// top
module top
(
  clk,
  rst,
  x,
  en,
  epx,
  sinhx,
  coshx,
  valid
);
Size: ~130 I/O pins, ~0.040 mm² of cells after synthesis.
Settings: LEC_CHECK=0, CAP_MARGIN=20, CORE_MARGIN=2, CORE_UTILIZATION=72, CTS_CLUSTER_DIAMETER=378, PLACE_DENSITY=0.6, SLEW_MARGIN=20, TNS_END_PERCENT=5; clock period 4.06 ns.
run.sh (not shown) runs the stock make flow with config.mk's settings and CLKGATE_MAP_FILE=.
The baseline failed in clock tree synthesis (DPL-0038).
==> next run, changes <==
Settings changed: CORE_UTILIZATION 72 to 58, CTS_CLUSTER_DIAMETER 378 to default, PLACE_DENSITY 0.6 to default, TNS_END_PERCENT 5 to default.
Clock period 4.06 ns to 6.53 ns, I/O delays scaled along.
Outcome: With this change the flow produced a clean layout; die size came out higher by 24%; synthesized cell count is unchanged; synthesized area does not change.
==> next run, changes <==
Settings changed: ABC_AREA from default to 1, CORE_UTILIZATION 58 to 40, CTS_CLUSTER_DIAMETER from default to 90, MIN_ROUTING_LAYER from default to met2, SETUP_SLACK_MARGIN from default to -0.75.
Clock period 6.53 ns to 8.0 ns, I/O delays scaled along.
=> Now the flow failed in global routing. Area after synthesis rose by 17%. Die area went up by 68%. Synthesized cell count grows by 57%.
==> next run, changes <==
Settings changed: ABC_AREA 1 to default, CORE_UTILIZATION 40 to 38, CTS_CLUSTER_DIAMETER 90 to default, MIN_ROUTING_LAYER met2 to default, PLACE_DENSITY from default to 0.6, SETUP_SLACK_MARGIN -0.75 to default.
Clock period 8.0 ns to 7.66 ns, I/O delays scaled along.
What happened: The changed run produced a clean layout; die size drops by roughly a tenth; synthesized cell count drops by well over a third; synthesized area drops by about a fifth.

---

## lane 5
Starting RTL as in the previous note.
clock: 11.8 ns
lec_check: 0
abc_area: 0
cap_margin: 0
cell_pad_in_sites_global_placement: 3
core_aspect_ratio: 1.16
core_margin: 2
core_utilization: 26
gpl_timing_driven: 0
place_density: 0.76
slew_margin: 15
tns_end_percent: 55
Input changes introduced in lane 4 (baseline for comparison: lane 5):
# lane 5
export LEC_CHECK = 0
export ABC_AREA = 0
export CAP_MARGIN = 0
export CELL_PAD_IN_SITES_GLOBAL_PLACEMENT = 3
export CORE_ASPECT_RATIO = 1.16
export CORE_MARGIN = 2
export CORE_UTILIZATION = 26
export GPL_TIMING_DRIVEN = 0
export PLACE_DENSITY = 0.76
export SLEW_MARGIN = 15
export TNS_END_PERCENT = 55
create_clock -name core_clock -period 11.8 [get_ports {clk}]
# lane 4
export LEC_CHECK = 0
export CAP_MARGIN = 20
export CORE_MARGIN = 2
export CORE_UTILIZATION = 40
export PLACE_DENSITY = 0.6
export SLEW_MARGIN = 20
create_clock -name core_clock -period 8.0 [get_ports {clk}]
Findings:
Lane 4 vs. lane 5: sequential-cell power consumption now larger; final core utilization now larger; critical path depth now smaller; reported net switching power now larger; final cell count now smaller. Lane 5 tops out at a lower clock frequency than lane 4. Hold slack: lane 4 vs lane 5 — no meaningful difference. Going from lane 5 to lane 4, die extent in x shrinks by 13%.

---

top again, from the RTL that the note above started with.
// top
module top
(
  clk,
  rst,
  x,
  en,
  epx,
  sinhx,
  coshx,
  valid
);
export LEC_CHECK = 0
export ABC_AREA = 1
export CAP_MARGIN = 20
export CORE_MARGIN = 2
export CORE_UTILIZATION = 72
export CTS_CLUSTER_DIAMETER = 232
export CTS_CLUSTER_SIZE = 20
export PLACE_DENSITY = 0.79
export SETUP_SLACK_MARGIN = 0.28
export SLEW_MARGIN = 20
create_clock -name core_clock -period 3.18 [get_ports {clk}]
The baseline stopped in 4_1_cts with DPL-0038.
Then changed:
==> flow/config.mk (replaced) <==
export PLATFORM = sky130hd
export DESIGN_NAME = top
export DESIGN_NICKNAME = top
export VERILOG_FILES = /design/flow/design.v
export SDC_FILE = /design/flow/constraint.sdc
export NUM_CORES = 4
export LEC_CHECK = 0
export CAP_MARGIN = 20
export CORE_MARGIN = 2
export CORE_UTILIZATION = 58
export SLEW_MARGIN = 20
==> flow/constraint.sdc (replaced) <==
create_clock -name core_clock -period 6.51 [get_ports {clk}]
set_input_delay 1.3020 -clock core_clock [delete_from_list [all_inputs] [get_ports {clk}]]
set_output_delay 1.3020 -clock core_clock [all_outputs]
set_load 0.01 [all_outputs]
Result: This time the run went through all stages and came out clean; die size rose by 6.2%; area after synthesis fell by 14%; synthesized cell count fell by 36%.
Then changed:
--- a/flow/config.mk
+++ b/flow/config.mk
@@ -9,3 +9,4 @@
 export CORE_MARGIN = 2
-export CORE_UTILIZATION = 58
+export CORE_UTILIZATION = 67
+export PLACE_DENSITY = 0.6
 export SLEW_MARGIN = 20
==> flow/constraint.sdc (replaced) <==
create_clock -name core_clock -period 4.06 [get_ports {clk}]
set_input_delay 0.8120 -clock core_clock [delete_from_list [all_inputs] [get_ports {clk}]]
set_output_delay 0.8120 -clock core_clock [all_outputs]
set_load 0.01 [all_outputs]
=> With this change the flow died in 4_1_cts, error DPL-0038. Die size went down by 13%. Area after synthesis is unchanged. Synthesized cell count does not change.
Then changed:
--- a/flow/config.mk
+++ b/flow/config.mk
@@ -9,4 +9,6 @@
 export CORE_MARGIN = 2
-export CORE_UTILIZATION = 67
+export CORE_UTILIZATION = 65
+export MAX_ROUTING_LAYER = met4
 export PLACE_DENSITY = 0.6
 export SLEW_MARGIN = 20
+export TNS_END_PERCENT = 5
==> flow/constraint.sdc (replaced) <==
create_clock -name core_clock -period 5.24 [get_ports {clk}]
set_input_delay 1.0480 -clock core_clock [delete_from_list [all_inputs] [get_ports {clk}]]
set_output_delay 1.0480 -clock core_clock [all_outputs]
set_load 0.01 [all_outputs]
This time the run died in 5_1_grt (GRT-0232). Synthesized cell count does not change. Area after synthesis stays the same. Die area rose by a few percent.

---

Starting RTL as in the previous note.
==> flow/design.v (excerpt) <==
module top
(
  clk,
  rst,
  x,
  en,
  epx,
  sinhx,
  coshx,
  valid
);
clock: 8.0 ns
lec_check: 0
abc_area: 1
cap_margin: 20
core_aspect_ratio: 0.83
core_margin: 4
core_utilization: 40
cts_cluster_diameter: 90
gpl_routability_driven: 0
hold_slack_margin: 0.1
min_routing_layer: met2
place_density_lb_addon: 0.14
slew_margin: 10
The first run stopped in global routing (5_1_grt) with GRT-0116.
==> next run, changes <==
ABC_AREA = unset   (was 1)
CORE_ASPECT_RATIO = unset   (was 0.83)
CORE_MARGIN = 2   (was 4)
CORE_UTILIZATION = 46   (was 40)
CTS_CLUSTER_DIAMETER = unset   (was 90)
GPL_ROUTABILITY_DRIVEN = unset   (was 0)
HOLD_SLACK_MARGIN = unset   (was 0.1)
MIN_ROUTING_LAYER = unset   (was met2)
PLACE_DENSITY = 0.6   (was unset)
PLACE_DENSITY_LB_ADDON = unset   (was 0.14)
SLEW_MARGIN = 20   (was 10)
clock period = 5.08 ns   (was 8.0 ns; I/O delays follow)
Effect: The changed run reached the layout checks and failed them: negative setup slack. Die area went down by 27%. Area after synthesis falls by 14%. Synthesized cell count went down by 36%.
==> next run, changes <==
CORE_UTILIZATION = 63   (was 46)
PLACE_DENSITY = unset   (was 0.6)
clock period = 3.18 ns   (was 5.08 ns; I/O delays follow)
What happened: The new run never finished: it broke off in clock tree synthesis (4_1_cts); die size went down by 27%; area after synthesis is unchanged; synthesized cell count does not change.
==> next run, changes <==
CORE_UTILIZATION = 40   (was 63)
PLACE_DENSITY = 0.6   (was unset)
clock period = 7.66 ns   (was 3.18 ns; I/O delays follow)
=> The new run finished with timing, DRC and antenna clean. Area after synthesis does not change. Die size went up by about 57%. Synthesized cell count is unchanged.
==> next run, changes <==
CORE_UTILIZATION = 70   (was 40)
CTS_CLUSTER_DIAMETER = 80   (was unset)
PLACE_DENSITY = unset   (was 0.6)
clock period = 2.59 ns   (was 7.66 ns; I/O delays follow)
Effect: With this change the flow never finished: it broke off in clock tree synthesis (4_1_cts). Synthesized cell count does not change. Die size decreases by about 40%. Synthesized area does not change.

---

Starting RTL as in the previous note.
==> flow/config.mk <==
export PLATFORM = sky130hd
export DESIGN_NAME = top
export DESIGN_NICKNAME = top
export VERILOG_FILES = /design/flow/design.v
export SDC_FILE = /design/flow/constraint.sdc
export NUM_CORES = 4
export LEC_CHECK = 0
export ABC_AREA = 0
export CAP_MARGIN = 0
export CELL_PAD_IN_SITES_GLOBAL_PLACEMENT = 3
export CORE_ASPECT_RATIO = 1.16
export CORE_MARGIN = 2
export CORE_UTILIZATION = 46
export CTS_CLUSTER_DIAMETER = 364
export GPL_TIMING_DRIVEN = 0
export PLACE_DENSITY = 0.76
export SLEW_MARGIN = 15
export TNS_END_PERCENT = 55
==> flow/constraint.sdc <==
create_clock -name core_clock -period 5.6 [get_ports {clk}]
set_input_delay 1.1200 -clock core_clock [delete_from_list [all_inputs] [get_ports {clk}]]
set_output_delay 1.1200 -clock core_clock [all_outputs]
set_load 0.01 [all_outputs]
The starting point died in global placement without I/O (GPL-0301).
Edit:
- ABC_AREA: 0 -> not set
- CAP_MARGIN: 0 -> 20
- CELL_PAD_IN_SITES_GLOBAL_PLACEMENT: 3 -> not set
- CORE_ASPECT_RATIO: 1.16 -> not set
- CORE_UTILIZATION: 46 -> 72
- CTS_CLUSTER_DIAMETER: 364 -> not set
- CTS_CLUSTER_SIZE: not set -> 20
- GPL_TIMING_DRIVEN: 0 -> not set
- PLACE_DENSITY: 0.76 -> 0.79
- SLEW_MARGIN: 15 -> 20
- TNS_END_PERCENT: 55 -> not set
- clock period: 5.6 -> 3.18 ns (I/O delays scaled with it)
After rerunning: The changed run failed in detailed placement. Die area went down by about 36%. Area after synthesis is unchanged. Synthesized cell count is unchanged.
Edit:
- ABC_AREA: not set -> 1
- CORE_ASPECT_RATIO: not set -> 1.32
- CTS_CLUSTER_DIAMETER: not set -> 258
- CTS_CLUSTER_SIZE: 20 -> 10
- PLACE_DENSITY: 0.79 -> 0.6
- clock period: 3.18 -> 3.78 ns (I/O delays scaled with it)
What happened:
- With this change the flow stopped in clock tree synthesis
- die size grows by 16%
- synthesized area grows by 17%
- synthesized cell count grows by 57%
Edit:
- ABC_AREA: 1 -> not set
- CORE_ASPECT_RATIO: 1.32 -> not set
- CTS_CLUSTER_DIAMETER: 258 -> 356
- CTS_CLUSTER_SIZE: 10 -> 100
- SETUP_SLACK_MARGIN: not set -> 1.86
- clock period: 3.78 -> 6.24 ns (I/O delays scaled with it)
=> The changed run failed in global routing. Area after synthesis goes down by about a fifth. Synthesized cell count goes down by well over a third. Die area goes down by about a fifth.
Edit:
- CORE_UTILIZATION: 72 -> 66
- CTS_CLUSTER_DIAMETER: 356 -> 358
- CTS_CLUSTER_SIZE: 100 -> 36
- MAX_ROUTING_LAYER: not set -> met4
- SETUP_SLACK_MARGIN: 1.86 -> not set
- clock period: 6.24 -> 5.15 ns (I/O delays scaled with it)
What happened: The new run aborted during global routing on GRT-0232; area after synthesis does not change; synthesized cell count is unchanged; die area grows by about 9%.
Power figures rest on the tool's default switching activity, not on a simulated workload.
